== run A ==
// ex2_1
module ex2_1 (
	      input 		 clk, rst, validi,
	      input [31:0] 	 data_in,
	      output logic 	 valido, 
	      output logic [31:0] data_out
	      );
   enum 			 {S0, S1, S2} state, next;
   logic [31:0]  		 a1, a2, a3;
   logic [31:0]			 counter;
   always_ff @(posedge clk or posedge rst) begin
      if (rst) begin
	 data_out <= 32'b0;
	 valido <= 1'b0;
	 state = S0;
	 counter = 0;
	 a1 = 0;
	 a2 = 0;
	 a3 = 0;
      end
      else begin
	 case (state)
	   S0: begin
	      if (validi) 
		  	begin
		  		a1 = data_in;
		  		a2 += data_in;
		  		a3 *= data_in;
		  		data_out <= a2;
		 		if(counter > 2 && (counter % 3 == 0)) 
					begin
	 	 				valido <= 1'b1;
		 			end
		 		next = S1;
		 		counter += 1;
		  	end
		  else 
		  	begin
		 		next = S0;
		 		counter = 0;
				valido <= 1'b0;
	      	end
	   end
	   S1: begin
	      if (validi) 
		  	begin
		 		a1 *= data_in;
		 		a2 = data_in;
  ...
Size in the first run: ~170 flip-flops, ~68 I/O pins.
export LEC_CHECK = 0
export ABC_AREA = 1
export CAP_MARGIN = 20
export CELL_PAD_IN_SITES_GLOBAL_PLACEMENT = 0
export CORE_ASPECT_RATIO = 0.5
export CORE_MARGIN = 2
export CORE_UTILIZATION = 37
export CTS_CLUSTER_DIAMETER = 237
export CTS_CLUSTER_SIZE = 100
export GPL_TIMING_DRIVEN = 0
export HOLD_SLACK_MARGIN = 0.17
export MIN_ROUTING_LAYER = met1
export PLACE_DENSITY_LB_ADDON = 0.3
export SLEW_MARGIN = 20
export TNS_END_PERCENT = 85
create_clock -name core_clock -period 7.17 [get_ports {clk}]
run.sh (not shown) runs the stock make flow with config.mk's settings and CLKGATE_MAP_FILE=.
[flow] run A | stages: complete | final checks: fail | reason: negative setup slack
Inputs modified between run A and run B:
Settings: CORE_ASPECT_RATIO: 0.5 -> unset; GPL_TIMING_DRIVEN: 0 -> unset; CTS_CLUSTER_SIZE: 100 -> unset; CAP_MARGIN: 20 -> 15; CTS_CLUSTER_DIAMETER: 237 -> 214; HOLD_SLACK_MARGIN: 0.17 -> -0.05; PLACE_DENSITY_LB_ADDON: 0.3 -> unset; CORE_UTILIZATION: 37 -> 72; the clock period (ns, I/O delays scaled along): 7.17 -> 8.13.
==> results <==
Run B vs run A, worst setup path endpoint: valido vs a2[31]
Re global-route usage: run A and run B aren't equal, and the lower value belongs to run A.
Against run A, run B comes in 11 points lower on fraction of the cycle the final worst path needs.
Wire length sits lower in run B than in run A.
The layout from run B, despite a flow that completed every stage, fails the layout checks, with the failing checks listed as negative setup slack.
Relative to run B, the following input files were edited for run C:
Settings: HOLD_SLACK_MARGIN: -0.05 -> 0.3; CTS_CLUSTER_DIAMETER: 214 -> 77; CORE_UTILIZATION: 72 -> 64; ABC_AREA: 1 -> unset; CAP_MARGIN: 15 -> 20; the clock period (ns, I/O delays scaled along): 8.13 -> 9.11.
- Taking run B as 1.0, run C lands at 1.07 on number of placement rows.
- Ran to the end and failed final checks on negative setup slack: run C.
- Against run B, run C comes in 4.9 ps higher on worst slack on hold paths.
- Summary of run C over run B: relative area of clock buffers and inverters in the final design barely changed, fraction of the mapped netlist area in adder cells down 0.34 points, number of multi-input combinational cells in the layout went down, post-synthesis cell area climbed 0.67%.
- In the reports for run C and run B, the smaller number of vias per cell belongs to run C.
- Compared with run B, placement density in the core of run C is lower.
- The pre-CTS setup slack of run C was superior to that of run B.
- Between run B and run C, post-synthesis to final-layout area growth decreased.
Inputs modified between run C and run D:
Settings: CTS_CLUSTER_DIAMETER no longer set, was 77; MIN_ROUTING_LAYER no longer set, was met1; TNS_END_PERCENT no longer set, was 85; HOLD_SLACK_MARGIN no longer set, was 0.3; CELL_PAD_IN_SITES_GLOBAL_PLACEMENT no longer set, was 0; CORE_UTILIZATION now 40, was 64; the clock period (ns, I/O delays scaled along) now 10.0, was 9.11.
## What came out
- Run D did not stop at any stage, and its layout met the timing, design-rule and antenna checks.
- Run D: setup slack of the most critical reg-to-reg path higher than run C
- Diff run C -> run D | post-route setup TNS | increase of 730 ps
- Relative to run C, the count of clock-buffer cells in the layout of run D is higher by 1.
- In the reports for run C and run D, the smaller initial antenna violation count belongs to run D.
